build 75:
==> flow/design.v (excerpt) <==
module adc_3008(clk, rst, cs, mosi, sck, miso, start, seg0, seg1, seg2, seg3, seg4, seg5);
clock: 11.4 ns
lec_check: 0
abc_area: 1
cap_margin: 20
core_margin: 2
core_utilization: 72
cts_cluster_diameter: 87
place_density_lb_addon: 0.28
setup_slack_margin: 2.96
slew_margin: 20
run.sh (not shown) runs the stock make flow with config.mk's settings and CLKGATE_MAP_FILE=.
Build 75 did not run to completion, as it errored out during global routing.
Relative to build 75, the following input files were edited for build 28:
Settings: ABC_AREA: 1 -> unset; CORE_UTILIZATION: 72 -> 40; CTS_CLUSTER_DIAMETER: 87 -> unset; PLACE_DENSITY_LB_ADDON: 0.28 -> unset; SETUP_SLACK_MARGIN: 2.96 -> unset; the clock period (ns, I/O delays scaled along): 11.4 -> 20.0.
Build 28 was carried through to the last stage, and its layout satisfied the timing, design-rule and antenna checks. Changes observed in build 28 relative to build 75: mean instance size in the synthesized netlist has increased; area of the synthesized netlist per yosys stat has increased. | setup slack at placement | build 28 vs build 75 | better |. Build 28 — number of gates given a new drive strength after cts 154 lower, build 75 as reference. Status: post-place instance area parity (build 75, build 28). Build 28: die area is 16000 um^2 higher than what build 75 reported.
Edits applied to the flow inputs when going from build 28 to build 19:
Settings: CORE_MARGIN changed from 2 to 8; GPL_ROUTABILITY_DRIVEN newly set to 0; HOLD_SLACK_MARGIN newly set to -0.04; CORE_ASPECT_RATIO newly set to 1.92.
Results
- Compared build 19 against build 28; share of total power in combinational logic within noise.
- Build 19 vs. build 28: number of DRC violations after detailed-routing iteration 0 lost about 40%; global routing met1 resource utilization lost 7.9 points.
- Cell count: build 19 lower than build 28
- The final worst clock skew of build 19 is lower than that of build 28.
- Register-to-register slack ends up lower on build 19.
- On post-placement cell area, build 19 tracks build 28 almost exactly.
diff inputs: build 19 => build 49
Settings: clearing HOLD_SLACK_MARGIN, which used to be -0.04; swapping 8 for 2 in CORE_MARGIN; swapping 1.92 for 1.39 in CORE_ASPECT_RATIO.
Findings:
- Smallest setup slack after layout delta for build 49 relative to build 19: 0.42 ns higher
- Min first-iteration DRC count across build 19 and build 49: build 19
- Maximum root-to-sink buffer count came out exactly the same in build 19 and build 49.
- The total die area in build 49 is 0.878 times that in build 19.
- Diff build 49..build 19 | endpoint required time on the critical path | negligible
- Compared with build 19, build 49 shows power density over the cells lower by 0.56%.

========
== JK ==
adc_3008 again, from the RTL that the note above started with.
clock: 20.0 ns
lec_check: 0
abc_area: 1
cap_margin: 20
core_aspect_ratio: 0.51
core_margin: 2
core_utilization: 31
cts_cluster_diameter: 223
cts_cluster_size: 95
slew_margin: 20
tns_end_percent: 25
The following lists how AL was set up differently from JK:
# JK
export LEC_CHECK = 0
export ABC_AREA = 1
export CAP_MARGIN = 20
export CORE_ASPECT_RATIO = 0.51
export CORE_MARGIN = 2
export CORE_UTILIZATION = 31
export CTS_CLUSTER_DIAMETER = 223
export CTS_CLUSTER_SIZE = 95
export SLEW_MARGIN = 20
export TNS_END_PERCENT = 25
create_clock -name core_clock -period 20.0 [get_ports {clk}]
# AL
export LEC_CHECK = 0
export CAP_MARGIN = 20
export CORE_ASPECT_RATIO = 1.88
export CORE_MARGIN = 2
export CORE_UTILIZATION = 44
export CTS_CLUSTER_DIAMETER = 228
export CTS_CLUSTER_SIZE = 95
export SLEW_MARGIN = 20
export TNS_END_PERCENT = 100
create_clock -name core_clock -period 20.0 [get_ports {clk}]
## What came out
- Going from JK to AL, arrival time of the worst setup path went up by 2350 ps, detail-routed via count per cell went up by about 26%, multi-input combinational cell area went up by 670 um^2, global-route usage went up by 8.1 points, post-synthesis instance area went up by 66 um^2.
- AL reports a higher amount of wire on met3 after detailed routing than JK does.
- AL consumes less power than JK does.

========
The RTL this note starts from:
==> flow/design.v <==
module seven_seg(en,in,seg);
input [3:0] in;
input en;
output [7:0] seg;
reg [7:0] seg;
always@(en or in)
begin
 if (!en) seg=8'b11111111;
 else case(in)
 4'd0: seg=8'b11000000;
 4'd1: seg=8'b11111001;
 4'd2: seg=8'b10100100;
 4'd3: seg=8'b10110000;
 4'd4: seg=8'b10011001;
 4'd5: seg=8'b10010010;
 4'd6: seg=8'b10000010;
 4'd7: seg=8'b11011000;
 4'd8: seg=8'b10000000;
 4'd9: seg=8'b10010000;
 default: seg=8'b11111111;
 endcase
 end
 endmodule 
module seven_seg_dot (en,in,seg);
input [3:0] in;
input en;
output [7:0] seg;
reg [7:0] seg;
always@(en or in)
begin
 if (!en) seg=8'b11111111;
 else case(in)
 4'd0: seg=8'b01000000;
 4'd1: seg=8'b01111001;
 4'd2: seg=8'b00100100;
 4'd3: seg=8'b00110000;
 4'd4: seg=8'b00011001;
 4'd5: seg=8'b00010010;
 4'd6: seg=8'b00000010;
 4'd7: seg=8'b01011000;
 4'd8: seg=8'b00000000;
 4'd9: seg=8'b00010000;
 default: seg=8'b11111111;
 endcase
 end
 endmodule 
module bcd_8421 (clk, rst, data, unit, ten, hun, thou, ten_thou, hun_thou);
input clk, rst;
input [19:0] data;
output [3:0] unit, ten, hun, thou, ten_thou, hun_thou;
reg [5:0]  cnt_shift;
reg [43:0] data_shift;  
reg        shift_sig;
reg [3:0]  unit, ten, hun, thou, ten_thou, hun_thou;
always@(posedge clk or posedge rst)
if (rst)
cnt_shift <= 5'd0;
else if (cnt_shift == 5'd21 && shift_sig == 1'b0)
cnt_shift <= 5'd0;
else if (shift_sig == 1'b0)
cnt_shift <= cnt_shift +1'b1;
else 
cnt_shift <= cnt_shift;
always@(posedge clk or posedge rst)
if (rst)
data_shift <= 44'b0;
else if (cnt_shift == 5'd0 && shift_sig == 1'b0)
data_shift <= {24'd0, data};
else if ((cnt_shift <= 5'd20) && (shift_sig == 1'b1))
begin
data_shift[23:20] <= (data_shift[23:20] > 4'b0100)?(data_shift[23:20] + 4'b0011):(data_shift[23:20]);
data_shift[27:24] <= (data_shift[27:24] > 4'b0100)?(data_shift[27:24] + 4'b0011):(data_shift[27:24]);
data_shift[31:28] <= (data_shift[31:28] > 4'b0100)?(data_shift[31:28] + 4'b0011):(data_shift[31:28]);
data_shift[35:32] <= (data_shift[35:32] > 4'b0100)?(data_shift[35:32] + 4'b0011):(data_shift[35:32]);
data_shift[39:36] <= (data_shift[39:36] > 4'b0100)?(data_shift[39:36] + 4'b0011):(data_shift[39:36]);
data_shift[43:40] <= (data_shift[43:40] > 4'b0100)?(data_shift[43:40] + 4'b0011):(data_shift[43:40]);
end
else if ((cnt_shift <= 5'd20) && (shift_sig == 1'b0))
data_shift <= data_shift << 1;
else 
data_shift <= data_shift;
always@(posedge clk or posedge rst)
if(rst == 1'b1)
shift_sig <= 1'b1;
else 
shift_sig <= ~shift_sig;
always@(posedge clk or posedge rst)
if(rst)
begin
unit <= 4'd0;
ten  <= 4'd0;
hun  <= 4'd0;
thou <= 4'd0;
ten_thou <= 4'd0;
hun_thou <= 4'd0;
end
else if (cnt_shift == 5'd21)
begin
 unit  <= data_shift[23:20];
 ten   <= data_shift[27:24];
 hun   <= data_shift[31:28];
 thou  <= data_shift[35:32];
 ten_thou <= data_shift[39:36];
 hun_thou <= data_shift[43:40];
 end
 endmodule
module adc_3008(clk, rst, cs, mosi, sck, miso, start, seg0, seg1, seg2, seg3, seg4, seg5); 
input clk, rst;
input miso;
input start;
output reg cs;
output reg mosi, sck;
output [7:0] seg0, seg1, seg2, seg3, seg4, seg5;
reg [2:0] state;     
reg [7:0] cnt_clk;   
reg [4:0] cnt_sck;   
reg [3:0] cnt_bit;   
reg [2:0] cnt_byte; 
reg rd_sig;          
reg [10:0] data_reg; 
reg [9:0] data_out;  
reg send_data_sig;   
reg [31:0] cnt;      
reg start_sig;       
wire [3:0] unit;
wire [3:0] ten; 
wire [3:0] hun; 
wire [3:0] thou; 
wire [3:0] ten_thou;
wire [3:0] hun_thou;
wire [19:0] data_bcd;
wire [19:0] data_bcd_vol;
assign data_bcd = {10'b0, data_out};
assign data_bcd_vol = (data_bcd*20'd479)/20'd1023;
parameter [2:0] INTIAL = 3'd0,
                WAIT_START = 3'd1,
                WRITE = 3'd2,
		READ = 3'd3,
		WAIT_END = 3'd4,
		END = 3'd5;
parameter WR_IN = 11'b000001_10010;
parameter cnt_clk_max = 8'd219;
parameter cnt_max = 32'd1_999;
always@(posedge clk or posedge rst)
if (rst)
cnt <= 32'd0;
else if (cnt == cnt_max)
cnt <= 32'd0;
else if (start == 1'b1)
cnt <= cnt + 1'b1;
always@(posedge clk or posedge rst)
if (rst)
start_sig <= 1'b0;
else if (start == 1'b1 && cnt == cnt_max)  
start_sig <= 1'b1;
else 
start_sig <= 1'b0;
always@(posedge clk or posedge rst)
if (rst)
state <= INTIAL;
else 
case(state)
INTIAL: if (start_sig == 1'b1)
        state <= WAIT_START;
		  else 
		  state <= INTIAL;
WAIT_START: if (cnt_byte == 3'd0 && cnt_clk == cnt_clk_max)
            state <= WRITE;
            else 
            state <= WAIT_START;			
WRITE: if (cnt_byte == 3'd1 && cnt_clk == cnt_clk_max)
       state <= READ;
	   else 
	   state <= WRITE;
READ: if (cnt_byte == 3'd2 && cnt_clk == cnt_clk_max)
      state <= WAIT_END;
      else 
      state <= READ;	  
WAIT_END: if (cnt_byte == 3'd3 && cnt_clk == cnt_clk_max)
          state <= END;
		    else 
		    state <= WAIT_END;
END: if (cnt_byte == 3'd4 && cnt_clk == cnt_clk_max)
     state <= INTIAL;
     else 
     state <= END;
default: state <= INTIAL;
endcase
always@(posedge clk or posedge rst)
if (rst)
cnt_clk <= 8'd0;
else if (state == INTIAL)
cnt_clk <= 8'd0;
else if (cnt_clk == cnt_clk_max) 
cnt_clk <= 8'd0;
else if (state != INTIAL)
cnt_clk <= cnt_clk + 1'b1;
always@(posedge clk or posedge rst)
if (rst)
cnt_byte <= 3'd0;
else if (cnt_byte == 3'd4 && cnt_clk == cnt_clk_max)
cnt_byte <= 3'd0;
else if (cnt_clk == cnt_clk_max)
cnt_byte <= cnt_byte + 1'b1;
always@(posedge clk or posedge rst)
if (rst)
cnt_sck <= 5'd0;
else if (state == WRITE && cnt_byte == 3'd1 && cnt_sck == 5'd19)
cnt_sck <= 5'd0;
else if (state ==READ && cnt_byte == 3'd2 && cnt_sck == 5'd19)
cnt_sck <= 5'd0;
else if (state == WRITE && cnt_byte == 3'd1)
cnt_sck <= cnt_sck + 1'b1;
else if (state ==READ && cnt_byte == 3'd2)
cnt_sck <= cnt_sck + 1'b1;
else 
cnt_sck <= 1'b0;
always@(posedge clk or posedge rst)
if (rst)
sck <= 1'b0;
else if (cnt_sck == 5'd0 && cnt_byte == 3'd3)
sck <= 1'b0;
else if (cnt_sck == 5'd0 && cnt_byte == 3'd1 && cnt_bit >= 4'd5)
sck <= 1'b0;
else if (cnt_sck == 5'd10 && cnt_byte == 3'd1 && cnt_bit >= 4'd5)
sck <= 1'b1;
else if (cnt_sck == 5'd0 && cnt_byte == 3'd2)
sck <= 1'b0;
else if (cnt_sck == 5'd10 && cnt_byte == 3'd2)
sck <= 1'b1;
else 
sck <= sck;
always@(posedge clk or posedge rst)
if (rst)
cnt_bit <= 4'd0;
else if (cnt_bit == 4'd10 && cnt_sck == 5'd10)
cnt_bit <= 4'd0;
else if (cnt_sck == 5'd10)
cnt_bit <= cnt_bit + 1'b1;
always@(posedge clk or posedge rst)
if (rst)
cs <= 1'b1;
else if (start_sig == 1'b1)
cs <= 1'b0;
else if (cnt_byte == 3'd3 && cnt_clk == cnt_clk_max && state == WAIT_END)
cs <= 1'b1;
always@(posedge clk or posedge rst)
if (rst)
mosi <= 1'b0;
else if (state == WRITE && cnt_byte == 4'd1 && cnt_sck == 5'd0)
mosi <= WR_IN[10-cnt_bit];
else if (state != WRITE)
mosi <= 1'b0;
always@(posedge clk or posedge rst)
if (rst)
rd_sig <= 1'b0;
else if (state == READ && cnt_byte == 4'd2 && cnt_sck == 5'd9)
rd_sig <= 1'b1;
else 
rd_sig <= 1'b0;
always@(posedge clk or posedge rst)
if (rst)
data_reg <= 11'd0;
else if (rd_sig == 1'b1)
data_reg <= {data_reg[9:0], miso};
always@(posedge clk or posedge rst)
if (rst)
send_data_sig <= 1'b0;
else if (cnt_byte == 4'd2 && cnt_clk == cnt_clk_max)
send_data_sig <= 1'b1;
else 
send_data_sig <= 1'b0;
always@(posedge clk or posedge rst)
if (rst)
data_out <= 10'd0;
else if (send_data_sig == 1'b1)
data_out <= data_reg[9:0];
else 
data_out <= data_out;
bcd_8421 bcd_8421_inst(
.clk(clk), 
.rst(rst), 
.data(data_bcd_vol), 
.unit(unit), 
.ten(ten), 
.hun(hun), 
.thou(thou), 
.ten_thou(ten_thou), 
.hun_thou(hun_thou)
);
seven_seg s0(
.en(1'b1),
.in(unit), 
.seg(seg0));
seven_seg s1(
.en(1'b1),
.in(ten), 
.seg(seg1));
seven_seg_dot s2(
.en(1'b1),
.in(hun), 
.seg(seg2));
seven_seg s3(
.en(1'b1),
.in(thou), 
.seg(seg3));
seven_seg s4(
.en(1'b1),
.in(ten_thou), 
.seg(seg4));
seven_seg s5(
.en(1'b1),
.in(hun_thou), 
.seg(seg5));
endmodule
make LEC_CHECK=0 ABC_AREA=1 CAP_MARGIN=25 CORE_MARGIN=2 CORE_UTILIZATION=31 CTS_CLUSTER_DIAMETER=249 MAX_ROUTING_LAYER=met4 PLACE_DENSITY_LB_ADDON=0.25 SETUP_SLACK_MARGIN=-0.41 SLEW_MARGIN=20 finish   # period 15.4 ns
The starting point passed the timing, design-rule and antenna checks.
Edit:
Settings changed: CAP_MARGIN 25 to 20, CORE_UTILIZATION 31 to 64, CTS_CLUSTER_DIAMETER 249 to not set, MAX_ROUTING_LAYER met4 to not set, PLACE_DENSITY_LB_ADDON 0.25 to not set, SETUP_SLACK_MARGIN -0.41 to not set.
Clock period 15.4 ns to 7.6 ns, I/O delays scaled along.
=> The new run finished but failed the layout checks on negative setup slack; final cell count shrinks by a few percent; worst setup slack got worse by 7000 ps; cell area grows by about a fifth; clock power grows by well over a third; power grows by well over a third; register-to-register slack got worse by 7000 ps; wire length grows by a quarter to a third; non-clock buffer count grows by 246; global-route usage grows by 19 points.
Edit:
Settings changed: ABC_AREA 1 to not set, CORE_UTILIZATION 64 to 66.
Clock period 7.6 ns to 9.05 ns, I/O delays scaled along.
The new run completed, yet does not pass: negative setup slack.
Worst setup slack improved by 390 ps.
Final area went up by 0.55%.
Synthesized area rose by 0.48%.
Non-clock buffer count went up by 92.
Worst hold slack improved by 23 ps.
Wire length rises by 11%.
Edit:
Settings changed: CORE_UTILIZATION 66 to 40, SETUP_SLACK_MARGIN set to 0.98.
Clock period 9.05 ns to 12.6 ns, I/O delays scaled along.
Result:
- The changed run completed without violations
- hold slack got worse by 30 ps
- design area came out lower by roughly a tenth
- power came out lower by a quarter to a third
- worst setup slack improved by 3100 ps
- global-route usage came out lower by 19 points
- first-iteration DRC count came out lower by a quarter to a third
- register-to-register slack improved by 3100 ps

========
Setup of oak:
RTL: the design.v shown in full above, as it stands there.
==> flow/config.mk <==
export PLATFORM = sky130hd
export DESIGN_NAME = adc_3008
export DESIGN_NICKNAME = adc_3008
export VERILOG_FILES = /design/flow/design.v
export SDC_FILE = /design/flow/constraint.sdc
export NUM_CORES = 4
export LEC_CHECK = 0
export CAP_MARGIN = 20
export CORE_MARGIN = 2
export CORE_UTILIZATION = 55
export CTS_CLUSTER_DIAMETER = 385
export CTS_CLUSTER_SIZE = 93
export HOLD_SLACK_MARGIN = -0.1
export SLEW_MARGIN = 20
export TNS_END_PERCENT = 15
==> flow/constraint.sdc <==
create_clock -name core_clock -period 20.0 [get_ports {clk}]
set_input_delay 4.0000 -clock core_clock [delete_from_list [all_inputs] [get_ports {clk}]]
set_output_delay 4.0000 -clock core_clock [all_outputs]
set_load 0.01 [all_outputs]
Per the final summary, oak finished and its layout is clean on timing, DRC and antenna.
Modified inputs, pine compared to oak
- swapping 385 for 295 in CTS_CLUSTER_DIAMETER
- putting ABC_AREA at 1 where nothing was set
- putting CORE_ASPECT_RATIO at 0.5 where nothing was set
[summary]
pine finished all stages; the layout is clean. oak did not stop at any stage, and its layout met the timing, design-rule and antenna checks. In the flow results for oak and pine, the post-synthesis cell count is larger on pine. The number of cells after detailed placement number comes out lower for oak vs pine. For average routed wire per standard cell, dividing the value from oak by the value from pine gives 1.3. From oak to pine the numbers moved as follows: combinational share of power increased by 0.8 points relative to the old numbers; clock period minus final worst setup slack decreased by 1880 ps relative to the old numbers; switching fraction of total power decreased by 0.79 points relative to the old numbers; total number of placement rows decreased by 30% relative to the old numbers. Summary of pine over oak: overall routed net length went down; core utilization rose by 1.0 points; final critical-path share of the clock period lower.
For birch, these inputs were changed with respect to pine:
- CORE_ASPECT_RATIO changed from 0.5 to 1.88
- SETUP_SLACK_MARGIN newly set to 4.71
- CTS_CLUSTER_SIZE changed from 93 to 95
- TNS_END_PERCENT changed from 15 to 25
- CTS_CLUSTER_DIAMETER changed from 295 to 223
- HOLD_SLACK_MARGIN removed (was -0.1)
Notes after the runs:
Going from pine to birch, the buffer and inverter count on the worst path was found to have gone down by 1.
Of birch and pine, birch shows the higher final clock period utilization by the worst path, with pine below it.
Taking pine as the reference, in birch combinational share of power fell by 0.3 points; power rose by 8.5%; post-route cell area rose by 95 um2.
When birch is set beside pine, its worst-case setup slack after placement turns out to be 130 ps smaller.
Taking pine as the reference, in birch register-to-register slack shows a reduction of 140 ps; detailed placement HPWL shows an increase of about 14%.
Setup changes, birch to maple
- removing SETUP_SLACK_MARGIN (formerly 4.71)
- removing ABC_AREA (formerly 1)
- changing CORE_UTILIZATION from 55 to 57
## What came out
- Core utilization on maple is up relative to birch.
- Diff birch -> maple: synthesized area divided by synthesized cell count saw an increase, share of power burned in combinational logic saw a decrease.
For cedar, these inputs were changed with respect to maple:
- removing CTS_CLUSTER_DIAMETER (formerly 223)
- changing CORE_ASPECT_RATIO from 1.88 to 0.59
- changing CORE_UTILIZATION from 57 to 40
- removing CTS_CLUSTER_SIZE (formerly 95)
- removing TNS_END_PERCENT (formerly 25)
- setting HOLD_SLACK_MARGIN to 0.18 for the first time
- setting GPL_TIMING_DRIVEN to 0 for the first time
Results
- Per the comparison of cedar with maple, placement row count went down by about 33%, clock latency of the later-clocked register in the worst-skew pair was more or less identical, met2 routed wirelength went down by 34%.
- maple and cedar all finish clean.
- cedar: post-placement worst setup slack 84 ps above maple
- The non-clock buffer count in cedar is 2.2 times that in maple.
- Going from maple to cedar, setup slack saw an increase, post-route cell area picked up an extra 500 um2.
- What cedar reported for wire length the detailed router placed on met1 has to be multiplied by 0.66 to get the figure for maple.
No activity file was given, so power comes from the tool's default toggle rates.
